`config.mk`:
```
export PLATFORM = sky130hd
export DESIGN_NAME = LAB_3
export DESIGN_NICKNAME = LAB_3
export VERILOG_FILES = /design/flow/design.v
export SDC_FILE = /design/flow/constraint.sdc
export NUM_CORES = 4
export LEC_CHECK = 0
export CAP_MARGIN = 20
export CORE_MARGIN = 2
export CORE_UTILIZATION = 71
export CTS_CLUSTER_DIAMETER = 29
export CTS_CLUSTER_SIZE = 35
export HOLD_SLACK_MARGIN = -0.07
export SETUP_SLACK_MARGIN = 0.89
export SLEW_MARGIN = 20
```
`run.sh`:
```
#!/bin/bash
# the make line also repeats each setting of config.mk as NAME=value (left out here)
make -C /OpenROAD-flow-scripts/flow DESIGN_CONFIG=/design/flow/config.mk WORK_HOME=/design/flow/orfs CLKGATE_MAP_FILE= finish
```
`design.v`:
```
module L3Decoder (Y31, Y30, Y29, Y28, Y27, Y26, Y25, Y24, Y23, Y22, Y21, Y20, Y19, Y18, Y17, Y16, Y15, Y14, Y13, Y12, Y11, Y10, Y9, Y8, Y7, Y6, Y5, Y4, Y3, Y2, Y1, Y0, s, en); 
	output reg Y31, Y30, Y29, Y28, Y27, Y26, Y25, Y24, Y23, Y22, Y21, Y20, Y19, Y18, Y17, Y16, Y15, Y14, Y13, Y12, Y11, Y10, Y9, Y8, Y7, Y6, Y5, Y4, Y3, Y2, Y1, Y0; 
	input [4:0] s;
	input en; 
	always @(s or en)   begin 
		if (en == 1'b1) 
			case ( s ) 
				5'd0 : {Y31,Y30,Y29,Y28,Y27,Y26,Y25,Y24,Y23,Y22,Y21,Y20,Y19,Y18,Y17,Y16,Y15,Y14,Y13,Y12,Y11,Y10,Y9,Y8,Y7,Y6,Y5,Y4,Y3,Y2,Y1,Y0} = 32'h00000001;
				5'd1 : {Y31,Y30,Y29,Y28,Y27,Y26,Y25,Y24,Y23,Y22,Y21,Y20,Y19,Y18,Y17,Y16,Y15,Y14,Y13,Y12,Y11,Y10,Y9,Y8,Y7,Y6,Y5,Y4,Y3,Y2,Y1,Y0} = 32'h00000002;
				5'd2 : {Y31,Y30,Y29,Y28,Y27,Y26,Y25,Y24,Y23,Y22,Y21,Y20,Y19,Y18,Y17,Y16,Y15,Y14,Y13,Y12,Y11,Y10,Y9,Y8,Y7,Y6,Y5,Y4,Y3,Y2,Y1,Y0} = 32'h00000004;
				5'd3 : {Y31,Y30,Y29,Y28,Y27,Y26,Y25,Y24,Y23,Y22,Y21,Y20,Y19,Y18,Y17,Y16,Y15,Y14,Y13,Y12,Y11,Y10,Y9,Y8,Y7,Y6,Y5,Y4,Y3,Y2,Y1,Y0} = 32'h00000008; 
				5'd4 : {Y31,Y30,Y29,Y28,Y27,Y26,Y25,Y24,Y23,Y22,Y21,Y20,Y19,Y18,Y17,Y16,Y15,Y14,Y13,Y12,Y11,Y10,Y9,Y8,Y7,Y6,Y5,Y4,Y3,Y2,Y1,Y0} = 32'h00000010;
				5'd5 : {Y31,Y30,Y29,Y28,Y27,Y26,Y25,Y24,Y23,Y22,Y21,Y20,Y19,Y18,Y17,Y16,Y15,Y14,Y13,Y12,Y11,Y10,Y9,Y8,Y7,Y6,Y5,Y4,Y3,Y2,Y1,Y0} = 32'h00000020;
				5'd6 : {Y31,Y30,Y29,Y28,Y27,Y26,Y25,Y24,Y23,Y22,Y21,Y20,Y19,Y18,Y17,Y16,Y15,Y14,Y13,Y12,Y11,Y10,Y9,Y8,Y7,Y6,Y5,Y4,Y3,Y2,Y1,Y0} = 32'h00000040;
				5'd7 : {Y31,Y30,Y29,Y28,Y27,Y26,Y25,Y24,Y23,Y22,Y21,Y20,Y19,Y18,Y17,Y16,Y15,Y14,Y13,Y12,Y11,Y10,Y9,Y8,Y7,Y6,Y5,Y4,Y3,Y2,Y1,Y0} = 32'h00000080;
				5'd8 : {Y31,Y30,Y29,Y28,Y27,Y26,Y25,Y24,Y23,Y22,Y21,Y20,Y19,Y18,Y17,Y16,Y15,Y14,Y13,Y12,Y11,Y10,Y9,Y8,Y7,Y6,Y5,Y4,Y3,Y2,Y1,Y0} = 32'h00000100;
				5'd9 : {Y31,Y30,Y29,Y28,Y27,Y26,Y25,Y24,Y23,Y22,Y21,Y20,Y19,Y18,Y17,Y16,Y15,Y14,Y13,Y12,Y11,Y10,Y9,Y8,Y7,Y6,Y5,Y4,Y3,Y2,Y1,Y0} = 32'h00000200;
				5'd10: {Y31,Y30,Y29,Y28,Y27,Y26,Y25,Y24,Y23,Y22,Y21,Y20,Y19,Y18,Y17,Y16,Y15,Y14,Y13,Y12,Y11,Y10,Y9,Y8,Y7,Y6,Y5,Y4,Y3,Y2,Y1,Y0} = 32'h00000400;
				5'd11: {Y31,Y30,Y29,Y28,Y27,Y26,Y25,Y24,Y23,Y22,Y21,Y20,Y19,Y18,Y17,Y16,Y15,Y14,Y13,Y12,Y11,Y10,Y9,Y8,Y7,Y6,Y5,Y4,Y3,Y2,Y1,Y0} = 32'h00000800;
				5'd12: {Y31,Y30,Y29,Y28,Y27,Y26,Y25,Y24,Y23,Y22,Y21,Y20,Y19,Y18,Y17,Y16,Y15,Y14,Y13,Y12,Y11,Y10,Y9,Y8,Y7,Y6,Y5,Y4,Y3,Y2,Y1,Y0} = 32'h00001000;
				5'd13: {Y31,Y30,Y29,Y28,Y27,Y26,Y25,Y24,Y23,Y22,Y21,Y20,Y19,Y18,Y17,Y16,Y15,Y14,Y13,Y12,Y11,Y10,Y9,Y8,Y7,Y6,Y5,Y4,Y3,Y2,Y1,Y0} = 32'h00002000;
				5'd14: {Y31,Y30,Y29,Y28,Y27,Y26,Y25,Y24,Y23,Y22,Y21,Y20,Y19,Y18,Y17,Y16,Y15,Y14,Y13,Y12,Y11,Y10,Y9,Y8,Y7,Y6,Y5,Y4,Y3,Y2,Y1,Y0} = 32'h00004000;
				5'd15: {Y31,Y30,Y29,Y28,Y27,Y26,Y25,Y24,Y23,Y22,Y21,Y20,Y19,Y18,Y17,Y16,Y15,Y14,Y13,Y12,Y11,Y10,Y9,Y8,Y7,Y6,Y5,Y4,Y3,Y2,Y1,Y0} = 32'h00008000;
				5'd16: {Y31,Y30,Y29,Y28,Y27,Y26,Y25,Y24,Y23,Y22,Y21,Y20,Y19,Y18,Y17,Y16,Y15,Y14,Y13,Y12,Y11,Y10,Y9,Y8,Y7,Y6,Y5,Y4,Y3,Y2,Y1,Y0} = 32'h00010000;
				5'd17: {Y31,Y30,Y29,Y28,Y27,Y26,Y25,Y24,Y23,Y22,Y21,Y20,Y19,Y18,Y17,Y16,Y15,Y14,Y13,Y12,Y11,Y10,Y9,Y8,Y7,Y6,Y5,Y4,Y3,Y2,Y1,Y0} = 32'h00020000;
				5'd18: {Y31,Y30,Y29,Y28,Y27,Y26,Y25,Y24,Y23,Y22,Y21,Y20,Y19,Y18,Y17,Y16,Y15,Y14,Y13,Y12,Y11,Y10,Y9,Y8,Y7,Y6,Y5,Y4,Y3,Y2,Y1,Y0} = 32'h00040000;
				5'd19: {Y31,Y30,Y29,Y28,Y27,Y26,Y25,Y24,Y23,Y22,Y21,Y20,Y19,Y18,Y17,Y16,Y15,Y14,Y13,Y12,Y11,Y10,Y9,Y8,Y7,Y6,Y5,Y4,Y3,Y2,Y1,Y0} = 32'h00080000;
				5'd20: {Y31,Y30,Y29,Y28,Y27,Y26,Y25,Y24,Y23,Y22,Y21,Y20,Y19,Y18,Y17,Y16,Y15,Y14,Y13,Y12,Y11,Y10,Y9,Y8,Y7,Y6,Y5,Y4,Y3,Y2,Y1,Y0} = 32'h00100000;
				5'd21: {Y31,Y30,Y29,Y28,Y27,Y26,Y25,Y24,Y23,Y22,Y21,Y20,Y19,Y18,Y17,Y16,Y15,Y14,Y13,Y12,Y11,Y10,Y9,Y8,Y7,Y6,Y5,Y4,Y3,Y2,Y1,Y0} = 32'h00200000;
				5'd22: {Y31,Y30,Y29,Y28,Y27,Y26,Y25,Y24,Y23,Y22,Y21,Y20,Y19,Y18,Y17,Y16,Y15,Y14,Y13,Y12,Y11,Y10,Y9,Y8,Y7,Y6,Y5,Y4,Y3,Y2,Y1,Y0} = 32'h00400000;
				5'd23: {Y31,Y30,Y29,Y28,Y27,Y26,Y25,Y24,Y23,Y22,Y21,Y20,Y19,Y18,Y17,Y16,Y15,Y14,Y13,Y12,Y11,Y10,Y9,Y8,Y7,Y6,Y5,Y4,Y3,Y2,Y1,Y0} = 32'h00800000;
				5'd24: {Y31,Y30,Y29,Y28,Y27,Y26,Y25,Y24,Y23,Y22,Y21,Y20,Y19,Y18,Y17,Y16,Y15,Y14,Y13,Y12,Y11,Y10,Y9,Y8,Y7,Y6,Y5,Y4,Y3,Y2,Y1,Y0} = 32'h01000000;
				5'd25: {Y31,Y30,Y29,Y28,Y27,Y26,Y25,Y24,Y23,Y22,Y21,Y20,Y19,Y18,Y17,Y16,Y15,Y14,Y13,Y12,Y11,Y10,Y9,Y8,Y7,Y6,Y5,Y4,Y3,Y2,Y1,Y0} = 32'h02000000;
				5'd26: {Y31,Y30,Y29,Y28,Y27,Y26,Y25,Y24,Y23,Y22,Y21,Y20,Y19,Y18,Y17,Y16,Y15,Y14,Y13,Y12,Y11,Y10,Y9,Y8,Y7,Y6,Y5,Y4,Y3,Y2,Y1,Y0} = 32'h04000000;
				5'd27: {Y31,Y30,Y29,Y28,Y27,Y26,Y25,Y24,Y23,Y22,Y21,Y20,Y19,Y18,Y17,Y16,Y15,Y14,Y13,Y12,Y11,Y10,Y9,Y8,Y7,Y6,Y5,Y4,Y3,Y2,Y1,Y0} = 32'h08000000;
				5'd28: {Y31,Y30,Y29,Y28,Y27,Y26,Y25,Y24,Y23,Y22,Y21,Y20,Y19,Y18,Y17,Y16,Y15,Y14,Y13,Y12,Y11,Y10,Y9,Y8,Y7,Y6,Y5,Y4,Y3,Y2,Y1,Y0} = 32'h10000000;
				5'd29: {Y31,Y30,Y29,Y28,Y27,Y26,Y25,Y24,Y23,Y22,Y21,Y20,Y19,Y18,Y17,Y16,Y15,Y14,Y13,Y12,Y11,Y10,Y9,Y8,Y7,Y6,Y5,Y4,Y3,Y2,Y1,Y0} = 32'h20000000;
				5'd30: {Y31,Y30,Y29,Y28,Y27,Y26,Y25,Y24,Y23,Y22,Y21,Y20,Y19,Y18,Y17,Y16,Y15,Y14,Y13,Y12,Y11,Y10,Y9,Y8,Y7,Y6,Y5,Y4,Y3,Y2,Y1,Y0} = 32'h40000000;
				5'd31: {Y31,Y30,Y29,Y28,Y27,Y26,Y25,Y24,Y23,Y22,Y21,Y20,Y19,Y18,Y17,Y16,Y15,Y14,Y13,Y12,Y11,Y10,Y9,Y8,Y7,Y6,Y5,Y4,Y3,Y2,Y1,Y0} = 32'h80000000;
				default: {Y31,Y30,Y29,Y28,Y27,Y26,Y25,Y24,Y23,Y22,Y21,Y20,Y19,Y18,Y17,Y16,Y15,Y14,Y13,Y12,Y11,Y10,Y9,Y8,Y7,Y6,Y5,Y4,Y3,Y2,Y1,Y0} = 32'hxxxxxxxx; 
			endcase 
		else {Y31,Y30,Y29,Y28,Y27,Y26,Y25,Y24,Y23,Y22,Y21,Y20,Y19,Y18,Y17,Y16,Y15,Y14,Y13,Y12,Y11,Y10,Y9,Y8,Y7,Y6,Y5,Y4,Y3,Y2,Y1,Y0} = 32'h00000000; 
	end 
endmodule
module L3MUX(out, s, i31, i30, i29, i28, i27, i26, i25, i24, i23, i22, i21, i20, i19, i18, i17, i16, i15, i14, i13, i12, i11, i10, i9, i8, i7, i6, i5, i4, i3, i2, i1, i0);
   input [31:0] i0, i1, i2, i3, i4, i5, i6, i7, i8, i9, i10, i11, i12, i13, i14, i15, i16, i17, i18, i19, i20, i21, i22, i23, i24, i25, i26, i27, i28, i29, i30, i31;
   input [4:0] s;
   output reg [31:0] out;
	always @(s or i0 or i1 or i2 or i3 or i4 or i5 or i6 or i7 or i8 or i9 or i10 or i11 or i12 or i13 or i14 or i15 or i16 or i17 or i18 or i19 or i20 or i21 or i22 or i23 or i24 or i25 or i26 or i27 or i28 or i29 or i30 or i31)
	begin
		case (s)
			5'd0  : out = i0;
			5'd1  : out = i1;
			5'd2  : out = i2;
			5'd3  : out = i3;
			5'd4  : out = i4;
			5'd5  : out = i5;
			5'd6  : out = i6;
			5'd7  : out = i7;
			5'd8  : out = i8;
			5'd9  : out = i9;
			5'd10 : out = i10;
			5'd11 : out = i11;
			5'd12 : out = i12;
			5'd13 : out = i13;
			5'd14 : out = i14;
			5'd15 : out = i15;
			5'd16 : out = i16;
			5'd17 : out = i17;
			5'd18 : out = i18;
			5'd19 : out = i19;
			5'd20 : out = i20;
			5'd21 : out = i21;
			5'd22 : out = i22;
			5'd23 : out = i23;
			5'd24 : out = i24;
			5'd25 : out = i25;
			5'd26 : out = i26;
			5'd27 : out = i27;
			5'd28 : out = i28;
			5'd29 : out = i29;
			5'd30 : out = i30;
			5'd31 : out = i31; 
			default : out = 32'hxxxxxxx;
		endcase
	end
endmodule
module L3Register (q, data, clk, reset, enable);
	input [31:0] data ;
	input clk, reset, enable; 
	output  reg [31:0] q; 
	always @ ( posedge clk or posedge reset) 
		if (reset==1'b1) begin 
			q <= 32'h00000000; 
		end 
		else if (enable) begin 
			q <= data; 
		end
endmodule
module LAB_3 (rd1,rd2,ra1,ra2,wa,wd,Clk,WE,rst);
	input [31:0] wd;
	input [4:0] ra1,ra2,wa;
	input Clk, WE, rst;
	output [31:0] rd1,rd2;
	wire Y31, Y30, Y29, Y28, Y27, Y26, Y25, Y24, Y23, Y22, Y21, Y20, Y19, Y18, Y17, Y16, Y15, Y14, Y13, Y12, Y11, Y10, Y9, Y8, Y7, Y6, Y5, Y4, Y3, Y2, Y1, Y0; 
	wire [31:0] Q31, Q30, Q29, Q28, Q27, Q26, Q25, Q24, Q23, Q22, Q21, Q20, Q19, Q18, Q17, Q16, Q15, Q14, Q13, Q12, Q11, Q10, Q9, Q8, Q7, Q6, Q5, Q4, Q3, Q2, Q1, Q0; 
	L3Decoder dec(Y31, Y30, Y29, Y28, Y27, Y26, Y25, Y24, Y23, Y22, Y21, Y20, Y19, Y18, Y17, Y16, Y15, Y14, Y13, Y12, Y11, Y10, Y9, Y8, Y7, Y6, Y5, Y4, Y3, Y2, Y1, Y0, 
					  wa,WE);
	assign Q0 = 32'h00000000;
	L3Register r1 (Q1 , wd,Clk,rst,Y1);
	L3Register r2 (Q2 , wd,Clk,rst,Y2);
	L3Register r3 (Q3 , wd,Clk,rst,Y3);
	L3Register r4 (Q4 , wd,Clk,rst,Y4);
	L3Register r5 (Q5 , wd,Clk,rst,Y5);
	L3Register r6 (Q6 , wd,Clk,rst,Y6);
	L3Register r7 (Q7 , wd,Clk,rst,Y7);
	L3Register r8 (Q8 , wd,Clk,rst,Y8);
	L3Register r9 (Q9 , wd,Clk,rst,Y9);
	L3Register r10(Q10, wd,Clk,rst,Y10);
	L3Register r11(Q11, wd,Clk,rst,Y11);
	L3Register r12(Q12, wd,Clk,rst,Y12);
	L3Register r13(Q13, wd,Clk,rst,Y13);
	L3Register r14(Q14, wd,Clk,rst,Y14);
	L3Register r15(Q15, wd,Clk,rst,Y15);
	L3Register r16(Q16, wd,Clk,rst,Y16);
	L3Register r17(Q17, wd,Clk,rst,Y17);
	L3Register r18(Q18, wd,Clk,rst,Y18);
	L3Register r19(Q19, wd,Clk,rst,Y19);
	L3Register r20(Q20, wd,Clk,rst,Y20);
	L3Register r21(Q21, wd,Clk,rst,Y21);
	L3Register r22(Q22, wd,Clk,rst,Y22);
	L3Register r23(Q23, wd,Clk,rst,Y23);
	L3Register r24(Q24, wd,Clk,rst,Y24);
	L3Register r25(Q25, wd,Clk,rst,Y25);
	L3Register r26(Q26, wd,Clk,rst,Y26);
	L3Register r27(Q27, wd,Clk,rst,Y27);
	L3Register r28(Q28, wd,Clk,rst,Y28);
	L3Register r29(Q29, wd,Clk,rst,Y29);
	L3Register r30(Q30, wd,Clk,rst,Y30);
	L3Register r31(Q31, wd,Clk,rst,Y31);
	L3MUX mux1 (rd1, ra1, Q31, Q30, Q29, Q28, Q27, Q26, Q25, Q24, Q23, Q22, Q21, Q20, Q19, Q18, Q17, Q16, Q15, Q14, Q13, Q12, Q11, Q10, Q9, Q8, Q7, Q6, Q5, Q4, Q3, Q2, Q1, Q0);
	L3MUX mux2 (rd2, ra2, Q31, Q30, Q29, Q28, Q27, Q26, Q25, Q24, Q23, Q22, Q21, Q20, Q19, Q18, Q17, Q16, Q15, Q14, Q13, Q12, Q11, Q10, Q9, Q8, Q7, Q6, Q5, Q4, Q3, Q2, Q1, Q0);
endmodule
```
`constraint.sdc`:
```
create_clock -name core_clock -period 3.05 [get_ports {Clk}]
set_input_delay 0.6100 -clock core_clock [delete_from_list [all_inputs] [get_ports {Clk}]]
set_output_delay 0.6100 -clock core_clock [all_outputs]
set_load 0.01 [all_outputs]
```
==> results of run 1 <==
==> per-stage QoR <==
step	TNS, ns	hold slack, ns	instance area [um2]	power, uW	setup slack (ns)
3_5_place_dp	-73.60	0.507	58200	24300	-1.48
3_3_place_gp	-72.88	0.501	58200	23800	-1.37
2_1_floorplan	-	0.485	50700	21300	-11.23
==> out/results.ini, run 1 <==
[placed_design]
dp.cells = 5407
gp_congestion = 1.17
port_buffers = 113
place_hpwl_um = 154000

[synth]
synthFlopType = dfrtp_1
syn-num-nets = 4227
fa_ha_area_frac = 0
ys_seq_share = 0.494
async_flop_share = 1.00
ys_ff = 992
synthCells = 4177
ys_sh_xor = 0
most_common_cell = mux2_2
yosys_area_mm2 = 0.0502
ys_cells = 4177
ys_sh_simple = 0.0934
syn_area_per_cell_um2 = 12.0
ys_top_cells_by_count = mux2_2 (1,009), dfrtp_1 (992), a22oi_1 (611)
yosysWarningCount = 3
top_cell_area_share = 0.494
yosys.area.top_type = dfrtp_1
yosysUniqueCellTypes = 62
logic_family = multiplexers
mux_share = 0.243
synthTopCellsByArea = dfrtp_1 (49%), mux2_2 (23%), a22oi_1 (9.1%), and3_1 (2.8%), clkbuf_1 (2.1%)
aoi_share = 0.132
edf_count = 0
netlist_area_mm2 = 0.0502

[floorplanning]
chip_area_mm2 = 0.0729
core-area_mm2 = 0.0700
dieWidth_um = 270
core.rowCount = 97
die_h_um = 270
fp_util = 0.717
io_pins = 114

[status]
status = did not finish
error = [ERROR DPL-0038] Utilization greater than 100%, impossible to legalize
lastStage = clock tree synthesis (4_1_cts)

==> run 2: changes to the inputs <==
Settings changed: CORE_UTILIZATION 71 to 58, CTS_CLUSTER_DIAMETER 29 to default, CTS_CLUSTER_SIZE 35 to 99, HOLD_SLACK_MARGIN -0.07 to default, SETUP_SLACK_MARGIN 0.89 to 0.33.
Clock period 3.05 ns to 4.07 ns, I/O delays scaled along.
==> run 2 against run 1 <==
Now clean on timing, DRC and antenna. Area after synthesis stayed put. Die size is 22% higher. Synthesized cell count is the same.
==> out/results.ini, run 2 <==
[synth]
mux_share = 0.243  ; unchanged
netlist_area_mm2 = 0.0502  ; unchanged
fa_ha_area_frac = 0  ; unchanged
edf_count = 0  ; unchanged
ys_seq_share = 0.494  ; unchanged
ys_sh_simple = 0.0934  ; unchanged
ys_sh_xor = 0  ; unchanged
ys_ff = 992  ; unchanged
syn-num-nets = 4227  ; unchanged
synthCells = 4177  ; unchanged
async_flop_share = 1.00  ; unchanged
top_cell_area_share = 0.494  ; unchanged
most_common_cell = mux2_2  ; unchanged
ys_top_cells_by_count = mux2_2 (1,009), dfrtp_1 (992), a22oi_1 (611)  ; unchanged
logic_family = multiplexers  ; unchanged
ys_cells = 4177  ; unchanged
yosys.area.top_type = dfrtp_1  ; unchanged
aoi_share = 0.132  ; unchanged
syn_area_per_cell_um2 = 12.0  ; unchanged
synthTopCellsByArea = dfrtp_1 (49%), mux2_2 (23%), a22oi_1 (9.1%), and3_1 (2.8%), clkbuf_1 (2.1%)  ; unchanged
yosysWarningCount = 3  ; unchanged
yosysUniqueCellTypes = 62  ; unchanged
yosys_area_mm2 = 0.0502  ; unchanged
synthFlopType = dfrtp_1  ; unchanged

[power]
p_switching_uw = 8750
power.share.sequential = 0.479
pwr-share-comb = 0.176
power.leakage_uw = 0.0295
power_density_mw_per_mm2 = 441
p_clk_frac = 0.345
maxPowerGroup = sequential cells
ir_worst_vdd_v = 0.000464
pg_seq_uw = 13800
pg_comb_uw = 5080
switching_share = 0.303
clk-power_uw = 9970
p_int_uw = 20200

[setup_path]
r2r-start = r31.q[14]$_DFFE_PP0P_
cpPeakStageDelay_ns = 0.71
crit_end = rd2[31]
cp-end-kind = output pin
worst-path-stages = 9
crit_path_start = ra2[4]
rr_endpoint = r31.q[14]$_DFFE_PP0P_
slowest_stage = nor2_4
start_kind = input pin
cp_top_family = simple AND/OR/NAND/NOR gates
reg2reg_slack_ns = 3.12
crit_top_cell = buf_12
crit_fanout = 13
critPathArrivalTime_ns = 3.11
ff2ff_path_depth = 1
worst-path-buf-inv = 4
path_class = input pin to output pin
path_cells = buf_8 -> buf_12 -> or2_4 -> nor2_4 -> buf_12 -> a22o_1 -> a221oi_1 -> nand4_1 -> buf_2
required_ns = 3.26

[hold_path]
hold_end = r1.q[23]$_DFFE_PP0P_
hold_depth = 1
hp-start = r1.q[23]$_DFFE_PP0P_
min_path_type = register to register

[clock_tree]
h-tree-depth = 3
cts.sinks = 992
insertion_delay_ns = 0.73
clock_path_buffers = 3
cts-root-buf = clkbuf_16
path_clk_slew_ns = 0.06
cts_buffers = 106
cts_tree = built
cts_hold_buffers = 0

[status]
status = no timing/DRC/antenna violations  ; was did not finish

[timing]
fmax_ghz = 0.255
fin_ws_ns = 0.143
rsz0062_at_grt = true
fin_tns_setup_ns = 0
setup_violations = 0
max_slew_margin = 0.157
finalClockSkew_ns = 0
worst_pin_slew_ns = 1.26
fin_crit_sh = 0.965
hold_viol_final = 0
period_needed_ns = 3.93
finalMaxSlewViolations = 0

[placed_design]
gp_congestion = 1.08  ; was 1.17
port_buffers = 113  ; unchanged
dpl_worst_slack_ns = -1.00  ; was -1.48 ns
place_hpwl_um = 165000  ; was 154,000 um

[cells_and_area]
nNetsFinal = 4789
area_growth_syn_to_layout_pct = 30.4

[grt]
grt_pass1_vias = 47600
grt_overflow_total = 0
grt_max_degree = 117
track_usage = 0.587
grt_pass1_wl_um = 365000
antenna_found_initial = 29

[run]
drv_cap = 0
warning_count = 39

[floorplanning]
die_h_um = 298  ; was 270 um
core-area_mm2 = 0.0855  ; was 0.0700 mm2
fp_util = 0.587  ; was 0.717
io_pins = 114  ; unchanged
chip_area_mm2 = 0.0890  ; was 0.0729 mm2
dieWidth_um = 298  ; was 270 um
core.rowCount = 107  ; was 97

[detailed_routing]
num_vias = 48900
wire_per_inst_um = 44.5
vias_per_cell = 8.15
ant_nets = 0
drc = 0
drt_first_pass_iters = 14
finalWirelength_um = 267000
drt_iter0_drc = 9424

[run 2: final cells by class]
cell class | count | area [um2]
diodes | 28 | 70.1
inverters | 6 | 26.3
fillers | 5254 | 20100
well taps | 1144 | 1430
multi-input cells | 2754 | 26000
repair buffers | 879 | 9700
clock inverters | 33 | 340
flip-flops and latches | 992 | 24800
clock buffers | 159 | 3140
[run 2: through the flow]
step	utilization	power, uW	cells	area (um2)	hold WS [ns]
floorplan	-	15900	4177	50200	0.485
finish	0.766	28900	5995	65500	0.521
detailed placement	0.679	18300	5622	58100	0.508
CTS	0.750	28300	5917	64200	0.519
global placement	0.679	18000	5619	58000	0.503
global route	0.765	29500	5972	65400	0.542
[run 2: what timing repair did]
action,CTS,global route
setup endpoints to repair,64,62
cloned,14,2
resized,652,155
buffers inserted,89,48
pin swaps,119,122
[run 2: layer usage]
metal | part of all wire | vias to the layer above | wire length [um] | global-route usage
li1 | - | 17400 | - | -
met1 | 0.33 | 23900 | 87300 | 0.709
met2 | 0.38 | 5470 | 100000 | 0.750
met3 | 0.19 | 2059 | 49500 | 0.341
met4 | 0.11 | 38 | 29500 | 0.462
met5 | 0.0020 | - | 544 | 0.0333
==> run 3: changes to the inputs <==
Settings changed: ABC_AREA from default to 1, CAP_MARGIN 20 to 30, CORE_ASPECT_RATIO from default to 1.31, CORE_UTILIZATION 58 to 72, CTS_CLUSTER_DIAMETER from default to 354, CTS_CLUSTER_SIZE 99 to 10, HOLD_SLACK_MARGIN from default to 0.27, PLACE_DENSITY_LB_ADDON from default to 0.22, SETUP_SLACK_MARGIN 0.33 to 0.35.
Clock period 4.07 ns to 1.17 ns, I/O delays scaled along.
==> run 3 against run 2 <==
The run now fails in global routing (5_1_grt). Die size decreased by 12%. Area after synthesis increased by 9.5%. Synthesized cell count increased by 87%.
==> out/results.ini, run 3 <==
[synth]
fa_ha_area_frac = 0  ; unchanged
ys_cells = 7817  ; was 4,177
most_common_cell = nand2_1  ; was mux2_2
ys_sh_simple = 0.400  ; was 0.0934
edf_count = 0  ; unchanged
ys_top_cells_by_count = nand2_1 (2,304), nand3_1 (1,096), dfrtp_1 (992)  ; was mux2_2 (1,009), dfrtp_1 (992), a22oi_1 (611)
aoi_share = 0.0902  ; was 0.132
ys_ff = 992  ; unchanged
yosysWarningCount = 3  ; unchanged
logic_family = simple AND/OR/NAND/NOR gates  ; was multiplexers
mux_share = 0  ; was 0.243
ys_seq_share = 0.451  ; was 0.494
yosys_area_mm2 = 0.0550  ; was 0.0502 mm2
synthCells = 7817  ; was 4,177
ys_sh_xor = 0  ; unchanged
synthFlopType = dfrtp_1  ; unchanged
top_cell_area_share = 0.451  ; was 0.494
netlist_area_mm2 = 0.0550  ; was 0.0502 mm2
async_flop_share = 1.00  ; unchanged
yosys.area.top_type = dfrtp_1  ; unchanged
synthTopCellsByArea = dfrtp_1 (45%), nand2_1 (16%), nand3_1 (10%), nand4_1 (8.0%), o21ai_0 (6.8%)  ; was dfrtp_1 (49%), mux2_2 (23%), a22oi_1 (9.1%), and3_1 (2.8%), clkbuf_1 (2.1%)
syn-num-nets = 7867  ; was 4,227
syn_area_per_cell_um2 = 7.04  ; was 12.0 um2
yosysUniqueCellTypes = 20  ; was 62

[placed_design]
place_hpwl_um = 157000  ; was 165,000 um
gp_congestion = 1.06  ; was 1.08
port_buffers = 113  ; unchanged

[floorplanning]
core.rowCount = 116  ; was 107
chip_area_mm2 = 0.0787  ; was 0.0890 mm2
die_h_um = 320  ; was 298 um
io_pins = 114  ; unchanged
core-area_mm2 = 0.0761  ; was 0.0855 mm2
fp_util = 0.723  ; was 0.587
dieWidth_um = 246  ; was 298 um

[clock_tree]
cts_buffers = 109  ; was 106
cts.sinks = 992  ; unchanged
h-tree-depth = 3  ; unchanged
cts-root-buf = clkbuf_16  ; unchanged
clock_path_buffers = 3  ; unchanged

[grt]
grt_overflow_total = 1180
track_usage = 0.932

[status]
error = [ERROR GRT-0116] Global routing finished with congestion. Check the congestion regions in the DRC Viewer.
lastStage = global routing (5_1_grt)
status = did not finish  ; was no timing/DRC/antenna violations

==> run 3: per-stage QoR <==
stage | std cells | setup slack (ns) | instance area (um2)
after floorplan | 7817 | -12.73 | 55400
after global placement | 9023 | -1.98 | 64900
after detailed placement | 9023 | -2.01 | 64900
after CTS | 9339 | -1.04 | 71900
==> run 3: per-layer routing <==
layer,track usage,GRT overflow
met2,1.01,534
met4,0.943,410
met1,0.927,99
met3,0.862,122
met5,0.709,15
==> run 3: repair_timing <==
action | CTS
pin swaps | 399
endpoints found under the hold margin | 111
cloned | 35
setup buffers | 164
setup endpoints to repair | 1056
resized | 879
==> run 4: changes to the inputs <==
Settings changed: CTS_CLUSTER_DIAMETER 354 to default, HOLD_SLACK_MARGIN 0.27 to default, PLACE_DENSITY from default to 0.41, PLACE_DENSITY_LB_ADDON 0.22 to default, SLEW_MARGIN 20 to 30.
==> run 4 against run 3 <==
The run again fails in global routing (5_1_grt). Die size did not move. Area after synthesis did not move. Synthesized cell count unchanged.
==> out/results.ini, run 4 <==
[status]
status = did not finish  ; unchanged
lastStage = global routing (5_1_grt)  ; unchanged
error = [ERROR GRT-0116] Global routing finished with congestion. Check the congestion regions in the DRC Viewer.  ; unchanged

[synth]
netlist_area_mm2 = 0.0550  ; unchanged
yosys.area.top_type = dfrtp_1  ; unchanged
yosysWarningCount = 3  ; unchanged
ys_cells = 7817  ; unchanged
ys_ff = 992  ; unchanged
ys_sh_xor = 0  ; unchanged
synthCells = 7817  ; unchanged
yosysUniqueCellTypes = 20  ; unchanged
yosys_area_mm2 = 0.0550  ; unchanged
mux_share = 0  ; unchanged
ys_seq_share = 0.451  ; unchanged
syn-num-nets = 7867  ; unchanged
logic_family = simple AND/OR/NAND/NOR gates  ; unchanged
aoi_share = 0.0902  ; unchanged
async_flop_share = 1.00  ; unchanged
synthFlopType = dfrtp_1  ; unchanged
ys_top_cells_by_count = nand2_1 (2,304), nand3_1 (1,096), dfrtp_1 (992)  ; unchanged
top_cell_area_share = 0.451  ; unchanged
synthTopCellsByArea = dfrtp_1 (45%), nand2_1 (16%), nand3_1 (10%), nand4_1 (8.0%), o21ai_0 (6.8%)  ; unchanged
most_common_cell = nand2_1  ; unchanged
edf_count = 0  ; unchanged
fa_ha_area_frac = 0  ; unchanged
ys_sh_simple = 0.400  ; unchanged
syn_area_per_cell_um2 = 7.04  ; unchanged

[floorplanning]
core.rowCount = 116  ; unchanged
io_pins = 114  ; unchanged
chip_area_mm2 = 0.0787  ; unchanged
dieWidth_um = 246  ; unchanged
fp_util = 0.723  ; unchanged
die_h_um = 320  ; unchanged
core-area_mm2 = 0.0761  ; unchanged

[grt]
track_usage = 0.935
grt_overflow_total = 1037

[clock_tree]
clock_path_buffers = 3  ; unchanged
cts_buffers = 110  ; was 109
cts-root-buf = clkbuf_16  ; unchanged
h-tree-depth = 3  ; unchanged
cts.sinks = 992  ; unchanged

[placed_design]
dp.cells = 8978  ; was 9,023
place_hpwl_um = 155000  ; was 157,000 um
port_buffers = 113  ; unchanged
dpl_worst_slack_ns = -1.90  ; was -2.01 ns
gp_congestion = 1.01  ; was 1.06

run 4: metal layers:
metal,track usage,overflow
met3,0.866,95
met2,1.01,476
met4,0.947,372
met5,0.720,16
met1,0.931,78
run 4: metrics by stage:
step / cell area [um2] / util
detailed placement: 64800 / 0.853
floorplan: 55400 / -
global placement: 64800 / 0.853
CTS: 72200 / 0.949
run 4: timing repair:
action | CTS
endpoints found under the setup margin | 1056
pin swaps | 518
buffers inserted | 179
endpoints found under the hold margin | 0
gates resized | 856
cloned | 41
hold buffers | 0
==> run 5: changes to the inputs <==
Settings changed: ABC_AREA 1 to default, CAP_MARGIN 30 to 20, CORE_ASPECT_RATIO 1.31 to default, CORE_UTILIZATION 72 to 58, CTS_CLUSTER_SIZE 10 to default, PLACE_DENSITY 0.41 to default, SETUP_SLACK_MARGIN 0.35 to default, SLEW_MARGIN 30 to 20.
Clock period 1.17 ns to 4.15 ns, I/O delays scaled along.
==> run 5 against run 4 <==
The layout now fails its checks (setup timing). Area after synthesis down 8.7%. Die size increased by 13%. Synthesized cell count decreased by 47%.
==> out/results.ini, run 5 <==
[placed_design]
gp_congestion = 1.09  ; was 1.01
dpl_worst_slack_ns = -0.754  ; was -1.90 ns
place_hpwl_um = 163000  ; was 155,000 um
port_buffers = 113  ; unchanged

[timing]
fin_ws_ns = -0.0836
period_needed_ns = 4.23
rsz0062_at_grt = true
hold_viol_final = 0
finalClockSkew_ns = 0
worst_pin_slew_ns = 1.23
fmax_ghz = 0.236
setup_violations = 13
finalMaxSlewViolations = 0
fin_crit_sh = 1.02
max_slew_margin = 0.183

[grt]
grt_pass1_wl_um = 361000
grt_max_degree = 152
grt_pass1_vias = 46800
track_usage = 0.580
grt_overflow_total = 0
antenna_found_initial = 24

[cells_and_area]
fillers = 5627
area_growth_syn_to_layout_pct = 26.6
nNetsFinal = 4688

[setup_path]
slowest_stage = nor2_4
r2r-start = r19.q[16]$_DFFE_PP0P_
cp_top_family = buffers and inverters
ff2ff_path_depth = 1
worst-path-buf-inv = 6
path_class = input pin to output pin
cp-end-kind = output pin
crit_fanout = 8
start_kind = input pin
required_ns = 3.32
crit_end = rd2[28]
rr_endpoint = r19.q[16]$_DFFE_PP0P_
worst-path-stages = 11
cpPeakStageDelay_ns = 0.51
critPathArrivalTime_ns = 3.40
crit_path_start = ra2[2]
reg2reg_slack_ns = 3.17
path_cells = dlygate4sd2_1 -> buf_6 -> buf_12 -> nand3b_2 -> buf_12 -> nor2_4 -> buf_4 -> a22oi_1 -> nand4_1 -> or4_1 -> dlygate4sd2_1

[floorplanning]
core-area_mm2 = 0.0855  ; was 0.0761 mm2
core.rowCount = 107  ; was 116
dieWidth_um = 298  ; was 246 um
io_pins = 114  ; unchanged
fp_util = 0.587  ; was 0.723
die_h_um = 298  ; was 320 um
chip_area_mm2 = 0.0890  ; was 0.0787 mm2

[power]
pwr-share-comb = 0.166
p_clk_frac = 0.362
maxPowerGroup = sequential cells
pg_comb_uw = 4740
power_density_mw_per_mm2 = 449
p_switching_uw = 8420
clk-power_uw = 10300
power.share.sequential = 0.472
power.total_uw = 28600
p_int_uw = 20200
switching_share = 0.294
pg_seq_uw = 13500
power.leakage_uw = 0.0288
ir_worst_vdd_v = 0.000413

[synth]
synthTopCellsByArea = dfrtp_1 (49%), mux2_2 (23%), a22oi_1 (9.1%), and3_1 (2.8%), clkbuf_1 (2.1%)  ; was dfrtp_1 (45%), nand2_1 (16%), nand3_1 (10%), nand4_1 (8.0%), o21ai_0 (6.8%)
syn-num-nets = 4227  ; was 7,867
ys_top_cells_by_count = mux2_2 (1,009), dfrtp_1 (992), a22oi_1 (611)  ; was nand2_1 (2,304), nand3_1 (1,096), dfrtp_1 (992)
ys_sh_simple = 0.0934  ; was 0.400
yosysUniqueCellTypes = 62  ; was 20
netlist_area_mm2 = 0.0502  ; was 0.0550 mm2
yosys_area_mm2 = 0.0502  ; was 0.0550 mm2
yosysWarningCount = 3  ; unchanged
async_flop_share = 1.00  ; unchanged
synthCells = 4177  ; was 7,817
fa_ha_area_frac = 0  ; unchanged
logic_family = multiplexers  ; was simple AND/OR/NAND/NOR gates
most_common_cell = mux2_2  ; was nand2_1
yosys.area.top_type = dfrtp_1  ; unchanged
top_cell_area_share = 0.494  ; was 0.451
syn_area_per_cell_um2 = 12.0  ; was 7.04 um2
ys_sh_xor = 0  ; unchanged
edf_count = 0  ; unchanged
ys_cells = 4177  ; was 7,817
ys_seq_share = 0.494  ; was 0.451
mux_share = 0.243  ; was 0
aoi_share = 0.132  ; was 0.0902
synthFlopType = dfrtp_1  ; unchanged
ys_ff = 992  ; unchanged

[clock_tree]
path_clk_slew_ns = 0.06
clock_path_buffers = 3  ; unchanged
cts_buffers = 106  ; was 110
insertion_delay_ns = 0.73
cts_hold_buffers = 0  ; unchanged
cts-root-buf = clkbuf_16  ; unchanged
h-tree-depth = 3  ; unchanged
cts_tree = built
cts.sinks = 992  ; unchanged

[run]
warning_count = 38
drv_cap = 0

[detailed_routing]
ant_nets = 0
vias_per_cell = 8.16
drc = 0
wire_per_inst_um = 44.6
finalWirelength_um = 263000
drt_first_pass_iters = 10
drt_iter0_drc = 8642
num_vias = 48100

[hold_path]
hold_depth = 1
min_path_type = register to register
hold_end = r4.q[28]$_DFFE_PP0P_
hp-start = r4.q[28]$_DFFE_PP0P_

[status]
status = finished with violations  ; was did not finish
violations = setup timing

==> run 5: final cells by class <==
cell class	instances	area, um2	area share
multi-input cells	2757	25200	0.397
flip-flops and latches	992	24800	0.390
repair buffers	775	8310	0.131
clock buffers	154	3110	0.0488
well taps	1144	1430	0.0225
clock inverters	39	624	0.00981
diodes	23	57.6	0.000905
inverters	6	26.3	0.000413
==> run 5: timing repair <==
item | CTS | global route
hold endpoints to repair | 0 | 0
setup buffers | 46 | 5
setup endpoints to repair | 64 | 52
pin swaps | 41 | 31
cloned | 9 | 2
resized | 304 | 121
==> run 5: metal layers <==
metal  up-vias  track usage  wire length (um)
met4        14        0.435             27900
met2      5383        0.755             98700
met1     23500        0.712             86600
li1      17200            -                 -
met3      1967        0.322             49400
met5         -            0               262
==> run 5: metrics by stage <==
step	cell area (um2)	TNS (ns)	cells	util	hold WS (ns)
after floorplan	50200	-	4177	-	0.485
after global placement	58000	-40.15	5611	0.679	0.497
after detailed placement	58100	-35.67	5612	0.679	0.507
after CTS	63100	0	5860	0.738	0.519
after global routing	63600	-0.271	5870	0.743	0.535
final	63600	-0.450	5890	0.744	0.523
==> run 6: changes to the inputs <==
Settings changed: CORE_UTILIZATION 58 to 71, SETUP_SLACK_MARGIN from default to 0.3.
Clock period 4.15 ns to 5.87 ns, I/O delays scaled along.
==> run 6 against run 5 <==
Clock skew unchanged. Sequential power decreased by about 30%. Synthesized cell count unchanged. Largest cell class is now flip-flops and latches. Now clean on timing, DRC and antenna. Critical endpoint is now rd2[5]. Area after synthesis unchanged.
==> out/results.ini, run 6 <==
[timing]
fmax_ghz = 0.173
finalMaxSlewViolations = 0  ; unchanged
rsz0062_at_grt = true  ; unchanged
worst_pin_slew_ns = 1.38  ; was 1.23 ns
fin_ws_ns = 0.102  ; was -0.0836 ns
period_needed_ns = 5.77
fin_crit_sh = 0.983  ; was 1.02
hold_viol_final = 0  ; unchanged
finalClockSkew_ns = 0  ; unchanged
setup_violations = 0  ; was 13
max_slew_margin = 0.0643  ; was 0.183

[power]
pwr-share-comb = 0.163  ; was 0.166
power.leakage_uw = 0.0261  ; was 0.0288 uW
p_int_uw = 13700  ; was 20,200 uW
pg_seq_uw = 9500  ; was 13,500 uW
power.share.sequential = 0.487  ; was 0.472
switching_share = 0.300  ; was 0.294
p_clk_frac = 0.351  ; was 0.362
power_density_mw_per_mm2 = 337  ; was 449 mW/mm2
pg_comb_uw = 3170  ; was 4740 uW
p_switching_uw = 5850  ; was 8420 uW
maxPowerGroup = sequential cells  ; unchanged
clk-power_uw = 6850  ; was 10,300 uW
power.total_uw = 19500  ; was 28,600 uW
ir_worst_vdd_v = 0.000359  ; was 0.000413 V

[run]
drv_cap = 0  ; unchanged
warning_count = 56  ; was 38

[setup_path]
start_kind = input pin  ; unchanged
crit_fanout = 13  ; was 8
required_ns = 4.70  ; was 3.32 ns
cp_top_family = buffers and inverters  ; unchanged
r2r-start = r11.q[11]$_DFFE_PP0P_  ; was r19.q[16]$_DFFE_PP0P_
reg2reg_slack_ns = 4.86  ; was 3.17 ns
crit_top_cell = buf_4
path_class = input pin to output pin  ; unchanged
slowest_stage = nor2_4  ; unchanged
cpPeakStageDelay_ns = 0.61  ; was 0.51 ns
crit_path_start = ra2[3]  ; was ra2[2]
rr_endpoint = r11.q[11]$_DFFE_PP0P_  ; was r19.q[16]$_DFFE_PP0P_
worst-path-buf-inv = 5  ; was 6
cp-end-kind = output pin  ; unchanged
worst-path-stages = 10  ; was 11
crit_end = rd2[5]  ; was rd2[28]
critPathArrivalTime_ns = 4.59  ; was 3.40 ns
ff2ff_path_depth = 2  ; was 1
path_cells = buf_2 -> buf_4 -> nand3_1 -> buf_4 -> nor2_4 -> buf_4 -> a22oi_1 -> nand4_1 -> or4_1 -> clkdlybuf4s50_1  ; was dlygate4sd2_1 -> buf_6 -> buf_12 -> nand3b_2 -> buf_12 -> nor2_4 -> buf_4 -> a22oi_1 -> nand4_1 -> or4_1 -> dlygate4sd2_1

[grt]
grt-busiest-layer = met2  ; unchanged
met3_usage = 0.454  ; was 0.322
antenna_found_initial = 25  ; was 24
grt_max_degree = 161  ; was 152
grt_overflow_total = 0  ; unchanged
grt_pass1_vias = 46700  ; was 46.8k
grt_util_met2 = 0.808  ; was 0.755
grtUsageMet1 = 0.773  ; was 0.712
track_usage = 0.661  ; was 0.580
grt_pass1_wl_um = 340000  ; was 361,000 um

[synth]
mux_share = 0.243  ; unchanged
fa_ha_area_frac = 0  ; unchanged
yosys_area_mm2 = 0.0502  ; unchanged
synthTopCellsByArea = dfrtp_1 (49%), mux2_2 (23%), a22oi_1 (9.1%), and3_1 (2.8%), clkbuf_1 (2.1%)  ; unchanged
ys_cells = 4177  ; unchanged
logic_family = multiplexers  ; unchanged
ys_top_cells_by_count = mux2_2 (1,009), dfrtp_1 (992), a22oi_1 (611)  ; unchanged
synthFlopType = dfrtp_1  ; unchanged
yosysWarningCount = 3  ; unchanged
edf_count = 0  ; unchanged
yosysUniqueCellTypes = 62  ; unchanged
ys_sh_simple = 0.0934  ; unchanged
ys_ff = 992  ; unchanged
synthCells = 4177  ; unchanged
syn_area_per_cell_um2 = 12.0  ; unchanged
async_flop_share = 1.00  ; unchanged
ys_seq_share = 0.494  ; unchanged
ys_sh_xor = 0  ; unchanged
syn-num-nets = 4227  ; unchanged
netlist_area_mm2 = 0.0502  ; unchanged
most_common_cell = mux2_2  ; unchanged
aoi_share = 0.132  ; unchanged
yosys.area.top_type = dfrtp_1  ; unchanged
top_cell_area_share = 0.494  ; unchanged

[placed_design]
port_buffers = 113  ; unchanged
dpl-instance-area_mm2 = 0.0540  ; was 0.0581 mm2
dpl_worst_slack_ns = -0.0380  ; was -0.754 ns
gp_congestion = 1.10  ; was 1.09
place_hpwl_um = 143000  ; was 163,000 um

[detailed_routing]
ant_nets = 0  ; unchanged
num_vias = 48200  ; was 48.1k
drt_first_pass_iters = 15  ; was 10
vias_per_cell = 9.05  ; was 8.16
drt_iter0_drc = 11400  ; was 8,642
drc = 0  ; unchanged
wire_per_inst_um = 45.7  ; was 44.6 um
finalWirelength_um = 244000  ; was 263,000 um

[clock_tree]
insertion_delay_ns = 0.69  ; was 0.73 ns
clock_path_buffers = 3  ; unchanged
cts_hold_buffers = 0  ; unchanged
path_clk_slew_ns = 0.06  ; about the same
cts.sinks = 992  ; unchanged
h-tree-depth = 3  ; unchanged
cts_tree = built  ; unchanged
cts_buffers = 100  ; was 106
cts-root-buf = clkbuf_16  ; unchanged

[cells_and_area]
fin_util = 0.827  ; was 0.744
fillers = 3880  ; was 5,627
area_growth_syn_to_layout_pct = 15.2  ; was 26.6%
final_area_mm2 = 0.0579  ; was 0.0636 mm2
nNetsFinal = 4310  ; was 4,688

[floorplanning]
core-area_mm2 = 0.0700  ; was 0.0855 mm2
dieWidth_um = 270  ; was 298 um
die_h_um = 270  ; was 298 um
core.rowCount = 97  ; was 107
chip_area_mm2 = 0.0729  ; was 0.0890 mm2
io_pins = 114  ; unchanged
fp_util = 0.717  ; was 0.587

[hold_path]
min_path_type = register to register  ; unchanged
hold_end = r3.q[27]$_DFFE_PP0P_  ; was r4.q[28]$_DFFE_PP0P_
hold_depth = 1  ; unchanged
hp-start = r3.q[27]$_DFFE_PP0P_  ; was r4.q[28]$_DFFE_PP0P_

[status]
status = no timing/DRC/antenna violations  ; was finished with violations

-- run 6: layer usage --
metal / wire length [um] / part of all wire
met1: 74200 / 0.30
met2: 87500 / 0.36
met3: 50600 / 0.21
met4: 31100 / 0.13
met5: 347 / 0.0014
-- run 6: layout make-up --
cell class                 instances  area [um2]  share of cell area
sequential                       992       24800               0.429
clock inverter                    46         581              0.0100
multi-input combinational       2752       24200               0.418
antenna                           46         115             0.00199
timing repair buffer             408        4070              0.0703
clock buffer                     140        2880              0.0498
inverter                           6        26.3            0.000454
tap                              940        1180              0.0203
-- run 6: timing repair --
item,CTS,global route
pin swaps,2,2
resized,16,14
setup endpoints to repair,57,47
gates cloned,1,1
setup buffers,8,8
-- run 6: through the flow --
| stage | setup TNS [ns] | std cells | hold WS [ns] |
|---|---|---|---|
| floorplan | -8898.57 | 4177 | 0.485 |
| global placement | -0.0474 | 5076 | 0.501 |
| detailed placement | -0.0467 | 5079 | 0.508 |
| CTS | 0 | 5274 | 0.519 |
| global route | 0 | 5297 | 0.533 |
| finish | 0 | 5330 | 0.525 |
==> run 7: changes to the inputs <==
Settings changed: CORE_UTILIZATION 71 to 40.
Clock period 5.87 ns to 6.0 ns, I/O delays scaled along.
==> run 7 against run 6 <==
Non-clock buffer count rose by 41. Global-route usage down 27 points. Flip-flop count unchanged. Sequential power fell by 2.1%. Area after synthesis is the same. Via count is 9.3% lower. Clock skew unchanged. Final area grew 2.6%. Clock-buffer cell count up 3.
==> out/results.ini, run 7 <==
[power]
p_switching_uw = 5790  ; was 5850 uW
pwr-share-comb = 0.152  ; was 0.163
p_int_uw = 14000  ; was 13,700 uW
pg_comb_uw = 3010  ; was 3170 uW
maxPowerGroup = sequential cells  ; unchanged
power.leakage_uw = 0.0265  ; was 0.0261 uW
p_clk_frac = 0.377  ; was 0.351
clk-power_uw = 7450  ; was 6850 uW
power.share.sequential = 0.471  ; was 0.487
ir_worst_vdd_v = 0.000230  ; was 0.000359 V
switching_share = 0.293  ; was 0.300
power_density_mw_per_mm2 = 333  ; was 337 mW/mm2
pg_seq_uw = 9300  ; was 9500 uW

[run]
warning_count = 44  ; was 56
drv_cap = 0  ; unchanged

[cells_and_area]
area_growth_syn_to_layout_pct = 18.2  ; was 15.2%
nNetsFinal = 4359  ; was 4,310
fillers = 11200  ; was 3,880

[status]
status = no timing/DRC/antenna violations  ; unchanged

[setup_path]
rr_endpoint = r12.q[23]$_DFFE_PP0P_  ; was r11.q[11]$_DFFE_PP0P_
path_class = input pin to output pin  ; unchanged
slowest_stage = nor2_4  ; unchanged
cpPeakStageDelay_ns = 1.03  ; was 0.61 ns
cp_top_family = simple AND/OR/NAND/NOR gates  ; was buffers and inverters
worst-path-stages = 9  ; was 10
worst-path-buf-inv = 4  ; was 5
path_cells = clkdlybuf4s50_1 -> buf_12 -> nand3b_2 -> nor2_4 -> buf_4 -> a22oi_1 -> nand4_1 -> or4_1 -> clkdlybuf4s50_1  ; was buf_2 -> buf_4 -> nand3_1 -> buf_4 -> nor2_4 -> buf_4 -> a22oi_1 -> nand4_1 -> or4_1 -> clkdlybuf4s50_1
crit_path_start = ra2[2]  ; was ra2[3]
cp-end-kind = output pin  ; unchanged
ff2ff_path_depth = 1  ; was 2
reg2reg_slack_ns = 5.07  ; was 4.86 ns
start_kind = input pin  ; unchanged
crit_top_cell = clkdlybuf4s50_1  ; was buf_4
critPathArrivalTime_ns = 4.66  ; was 4.59 ns
crit_end = rd2[10]  ; was rd2[5]
r2r-start = r12.q[23]$_DFFE_PP0P_  ; was r11.q[11]$_DFFE_PP0P_
required_ns = 4.80  ; was 4.70 ns
crit_fanout = 16  ; was 13

[floorplanning]
core.rowCount = 130  ; was 97
dieWidth_um = 358  ; was 270 um
core-area_mm2 = 0.125  ; was 0.0700 mm2
chip_area_mm2 = 0.128  ; was 0.0729 mm2
io_pins = 114  ; unchanged
die_h_um = 358  ; was 270 um
fp_util = 0.402  ; was 0.717

[timing]
fin_crit_sh = 0.976  ; was 0.983
finalMaxSlewViolations = 0  ; unchanged
finalClockSkew_ns = 0  ; unchanged
hold_viol_final = 0  ; unchanged
worst_pin_slew_ns = 1.26  ; was 1.38 ns
fin_tns_setup_ns = 0  ; unchanged
max_slew_margin = 0.160  ; was 0.0643
hold_ws_ns = 0.520  ; was 0.525 ns
setup_violations = 0  ; unchanged
fmax_ghz = 0.171
rsz0062_at_grt = true  ; unchanged
period_needed_ns = 5.86

[detailed_routing]
vias_per_cell = 7.22  ; was 9.05
num_vias = 43800  ; was 48.2k
drc = 0  ; unchanged
finalWirelength_um = 256000  ; was 244,000 um
wire_per_inst_um = 42.2  ; was 45.7 um
drt_first_pass_iters = 10  ; was 15
drt_iter0_drc = 7327  ; was 11.4k
ant_nets = 0  ; unchanged

[synth]
edf_count = 0  ; unchanged
fa_ha_area_frac = 0  ; unchanged
yosys.area.top_type = dfrtp_1  ; unchanged
ys_top_cells_by_count = mux2_2 (1,009), dfrtp_1 (992), a22oi_1 (611)  ; unchanged
synthFlopType = dfrtp_1  ; unchanged
async_flop_share = 1.00  ; unchanged
yosysUniqueCellTypes = 62  ; unchanged
syn-num-nets = 4227  ; unchanged
syn_area_per_cell_um2 = 12.0  ; unchanged
yosys_area_mm2 = 0.0502  ; unchanged
most_common_cell = mux2_2  ; unchanged
logic_family = multiplexers  ; unchanged
yosysWarningCount = 3  ; unchanged
aoi_share = 0.132  ; unchanged
netlist_area_mm2 = 0.0502  ; unchanged
ys_sh_simple = 0.0934  ; unchanged
top_cell_area_share = 0.494  ; unchanged
synthCells = 4177  ; unchanged
ys_sh_xor = 0  ; unchanged
mux_share = 0.243  ; unchanged
ys_ff = 992  ; unchanged
synthTopCellsByArea = dfrtp_1 (49%), mux2_2 (23%), a22oi_1 (9.1%), and3_1 (2.8%), clkbuf_1 (2.1%)  ; unchanged
ys_seq_share = 0.494  ; unchanged
ys_cells = 4177  ; unchanged

[clock_tree]
path_clk_slew_ns = 0.07  ; was 0.06 ns
h-tree-depth = 3  ; unchanged
cts.sinks = 992  ; unchanged
cts_hold_buffers = 0  ; unchanged
cts_buffers = 109  ; was 100
cts-root-buf = clkbuf_16  ; unchanged
cts_tree = built  ; unchanged
insertion_delay_ns = 0.73  ; was 0.69 ns
clock_path_buffers = 3  ; unchanged

[grt]
track_usage = 0.392  ; was 0.661
grt_pass1_vias = 42200  ; was 46.7k
grt_pass1_wl_um = 349000  ; was 340,000 um
antenna_found_initial = 18  ; was 25
grt_max_degree = 143  ; was 161
grt_overflow_total = 0  ; unchanged

[placed_design]
place_hpwl_um = 161000  ; was 143,000 um
gp_congestion = 0.985  ; was 1.10
port_buffers = 113  ; unchanged

[hold_path]
min_path_type = register to register  ; unchanged
hp-start = r4.q[10]$_DFFE_PP0P_  ; was r3.q[27]$_DFFE_PP0P_
hold_depth = 1  ; unchanged
hold_end = r4.q[10]$_DFFE_PP0P_  ; was r3.q[27]$_DFFE_PP0P_

-- run 7: layout make-up --
type | count | area [um2] | share of cell area
repair buffers | 449 | 4330 | 0.0730
clock inverters | 61 | 808 | 0.0136
inverters | 6 | 26.3 | 0.000443
flip-flops and latches | 992 | 24800 | 0.418
multi-input cells | 2751 | 24200 | 0.407
well taps | 1650 | 2060 | 0.0348
diodes | 14 | 35.0 | 0.000590
clock buffers | 143 | 3100 | 0.0522
-- run 7: repair_timing --
| action | CTS | global route |
|---|---|---|
| pin swaps | 4 | 6 |
| endpoints found under the hold margin | 0 | 0 |
| endpoints found under the setup margin | 32 | 23 |
| gates resized | 8 | 14 |
| setup buffers | 8 | 16 |
-- run 7: stage by stage --
stage | setup slack (ns) | total power, uW | area (um2) | cells | util
5_1_grt | 0.267 | 20300 | 59300 | 6053 | 0.474
2_1_floorplan | -8.87 | 10800 | 50200 | 4177 | -
3_3_place_gp | 0.0704 | 12200 | 55100 | 5823 | 0.441
6_report | 0.142 | 19800 | 59400 | 6066 | 0.475
4_1_cts | 0.300 | 19600 | 59200 | 6036 | 0.473
3_5_place_dp | 0.0664 | 12300 | 55200 | 5824 | 0.441
-- run 7: layer usage --
metal / global-route usage / wire, um / vias to the layer above
met5: 0 / 213 / -
met1: 0.517 / 96200 / 22200
li1: - / - / 16500
met3: 0.142 / 36700 / 1144
met4: 0.244 / 19900 / 14
met2: 0.544 / 103000 / 3910
==> run 8: changes to the inputs <==
Settings changed: CELL_PAD_IN_SITES_DETAIL_PLACEMENT from default to 0, CORE_ASPECT_RATIO from default to 1.01, CORE_UTILIZATION 40 to 57, HOLD_SLACK_MARGIN from default to -0.09, MAX_ROUTING_LAYER from default to met5, PLACE_DENSITY from default to 0.56, SETUP_SLACK_MARGIN 0.3 to default.
Clock period 6.0 ns to 3.29 ns, I/O delays scaled along.
==> run 8 against run 7 <==
Now fails the layout checks on setup timing. Area after synthesis is the same. First-iteration DRC count grew 39%. Core utilization rose by 32 points. Critical path type unchanged. Critical endpoint is now rd1[20]. Largest cell class is now multi-input combinational cells. Largest power group unchanged. Highest routed layer unchanged.
==> out/results.ini, run 8 <==
[status]
status = finished with violations  ; was no timing/DRC/antenna violations
violations = setup timing

[synth]
syn_area_per_cell_um2 = 12.0  ; unchanged
logic_family = multiplexers  ; unchanged
yosysUniqueCellTypes = 62  ; unchanged
mux_share = 0.243  ; unchanged
syn-num-nets = 4227  ; unchanged
top_cell_area_share = 0.494  ; unchanged
edf_count = 0  ; unchanged
synthFlopType = dfrtp_1  ; unchanged
netlist_area_mm2 = 0.0502  ; unchanged
aoi_share = 0.132  ; unchanged
synthCells = 4177  ; unchanged
fa_ha_area_frac = 0  ; unchanged
yosys_area_mm2 = 0.0502  ; unchanged
ys_cells = 4177  ; unchanged
ys_seq_share = 0.494  ; unchanged
async_flop_share = 1.00  ; unchanged
most_common_cell = mux2_2  ; unchanged
ys_ff = 992  ; unchanged
synthTopCellsByArea = dfrtp_1 (49%), mux2_2 (23%), a22oi_1 (9.1%), and3_1 (2.8%), clkbuf_1 (2.1%)  ; unchanged
ys_sh_xor = 0  ; unchanged
yosysWarningCount = 3  ; unchanged
ys_top_cells_by_count = mux2_2 (1,009), dfrtp_1 (992), a22oi_1 (611)  ; unchanged
ys_sh_simple = 0.0934  ; unchanged
yosys.area.top_type = dfrtp_1  ; unchanged

[setup_path]
critPathArrivalTime_ns = 2.92  ; was 4.66 ns
worst-path-stages = 13  ; was 9
crit_end = rd1[20]  ; was rd2[10]
r2r-start = r14.q[3]$_DFFE_PP0P_  ; was r12.q[23]$_DFFE_PP0P_
crit_path_start = ra1[4]  ; was ra2[2]
cp_top_family = buffers and inverters  ; was simple AND/OR/NAND/NOR gates
slowest_stage = or4_4  ; was nor2_4
path_class = input pin to output pin  ; unchanged
path_cells = buf_8 -> buf_12 -> or3b_4 -> buf_6 -> buf_4 -> nor2_4 -> buf_6 -> buf_12 -> buf_12 -> a21oi_2 -> o211ai_1 -> or4_4 -> buf_6  ; was clkdlybuf4s50_1 -> buf_12 -> nand3b_2 -> nor2_4 -> buf_4 -> a22oi_1 -> nand4_1 -> or4_1 -> clkdlybuf4s50_1
start_kind = input pin  ; unchanged
cpPeakStageDelay_ns = 0.61  ; was 1.03 ns
cp-end-kind = output pin  ; unchanged
crit_fanout = 8  ; was 16
rr_endpoint = r14.q[3]$_DFFE_PP0P_  ; was r12.q[23]$_DFFE_PP0P_
required_ns = 2.63  ; was 4.80 ns
reg2reg_slack_ns = 2.36  ; was 5.07 ns
ff2ff_path_depth = 1  ; unchanged
worst-path-buf-inv = 8  ; was 4

[detailed_routing]
vias_per_cell = 8.18  ; was 7.22
ant_nets = 0  ; unchanged
num_vias = 50200  ; was 43.8k
drc = 0  ; unchanged
drt_iter0_drc = 10200  ; was 7,327
drt_first_pass_iters = 14  ; was 10
wire_per_inst_um = 45.3  ; was 42.2 um
finalWirelength_um = 278000  ; was 256,000 um

[clock_tree]
clock_path_buffers = 3  ; unchanged
cts_buffers = 106  ; was 109
path_clk_slew_ns = 0.06  ; was 0.07 ns
cts.sinks = 992  ; unchanged
cts-root-buf = clkbuf_16  ; unchanged
insertion_delay_ns = 0.72  ; was 0.73 ns
cts_hold_buffers = 0  ; unchanged
cts_tree = built  ; unchanged
h-tree-depth = 3  ; unchanged

[floorplanning]
fp_util = 0.575  ; was 0.402
dieWidth_um = 299  ; was 358 um
io_pins = 114  ; unchanged
die_h_um = 302  ; was 358 um
core-area_mm2 = 0.0874  ; was 0.125 mm2
core.rowCount = 109  ; was 130
chip_area_mm2 = 0.0905  ; was 0.128 mm2

[timing]
setup_violations = 64  ; was 0
hold_viol_final = 0  ; unchanged
fin_ws_ns = -0.289  ; was 0.142 ns
max_slew_margin = 0.195  ; was 0.160
finalClockSkew_ns = 0  ; unchanged
rsz0062_at_grt = true  ; unchanged
period_needed_ns = 3.58
hold_ws_ns = 0.395  ; was 0.520 ns
finalMaxSlewViolations = 0  ; unchanged
fin_crit_sh = 1.09  ; was 0.976
worst_pin_slew_ns = 1.20  ; was 1.26 ns
fmax_ghz = 0.279

[power]
maxPowerGroup = sequential cells  ; unchanged
power.share.sequential = 0.473  ; was 0.471
power_density_mw_per_mm2 = 524  ; was 333 mW/mm2
p_switching_uw = 11200  ; was 5790 uW
clk-power_uw = 12400  ; was 7450 uW
pg_comb_uw = 6740  ; was 3010 uW
p_int_uw = 25200  ; was 14,000 uW
power.total_uw = 36400  ; was 19,800 uW
ir_worst_vdd_v = 0.000576  ; was 0.000230 V
power.leakage_uw = 0.0307  ; was 0.0265 uW
pg_seq_uw = 17200  ; was 9300 uW
pwr-share-comb = 0.185  ; was 0.152
switching_share = 0.308  ; was 0.293
p_clk_frac = 0.341  ; was 0.377

[grt]
track_usage = 0.590  ; was 0.392
antenna_found_initial = 21  ; was 18
grt_overflow_total = 0  ; unchanged
grt_pass1_wl_um = 373000  ; was 349,000 um
grt_pass1_vias = 48300  ; was 42.2k
grt_max_degree = 127  ; was 143

[placed_design]
port_buffers = 113  ; unchanged
place_hpwl_um = 161000  ; about the same
gp_congestion = 1.06  ; was 0.985
dpl-instance-area_mm2 = 0.0586  ; was 0.0552 mm2

[hold_path]
min_path_type = input pin to asynchronous set/reset pin  ; was register to register

[cells_and_area]
fillers = 4894  ; was 11.2k
area_growth_syn_to_layout_pct = 38.3  ; was 18.2%
flop_area_mm2 = 0.0248  ; unchanged
final_area_mm2 = 0.0695  ; was 0.0594 mm2
nNetsFinal = 4915  ; was 4,359
combGateArea_mm2 = 0.0273  ; was 0.0242 mm2

[run]
warning_count = 41  ; was 44
drv_cap = 0  ; unchanged

[run 8: layout make-up]
cell class              instances  area share
repair buffers               1004       0.176
clock inverters                52     0.00710
diodes                         21    0.000756
multi-input cells            2755       0.393
flip-flops and latches        992       0.357
inverters                       6    0.000378
clock buffers                 143      0.0437
well taps                    1165      0.0210
[run 8: per-layer routing]
metal  vias up  global-route usage  wire (um)
met1     24300               0.706      89100
met3      2291               0.349      54400
li1      17700                   -          -
met4        23               0.463      31800
met2      5927               0.760     102000
met5         -              0.0383        685
[run 8: stage by stage]
| stage | instances | util | setup slack [ns] | TNS [ns] |
|---|---|---|---|---|
| 4_1_cts | 6023 | 0.768 | -0.268 | -6.62 |
| 5_1_grt | 6120 | 0.794 | -0.256 | -9.44 |
| 3_3_place_gp | 5651 | 0.670 | -1.26 | -66.18 |
| 6_report | 6138 | 0.795 | -0.289 | -11.01 |
| 3_5_place_dp | 5651 | 0.670 | -1.23 | -64.31 |
| 2_1_floorplan | 4177 | - | -11.03 | - |
[run 8: timing repair]
item	4_1_cts	5_1_grt
gates cloned	15	6
endpoints found under the setup margin	64	64
resized	968	287
buffers inserted	169	101
pin swaps	256	211
hold endpoints to repair	0	0
Power figures rest on the tool's default switching activity, not on a simulated workload.
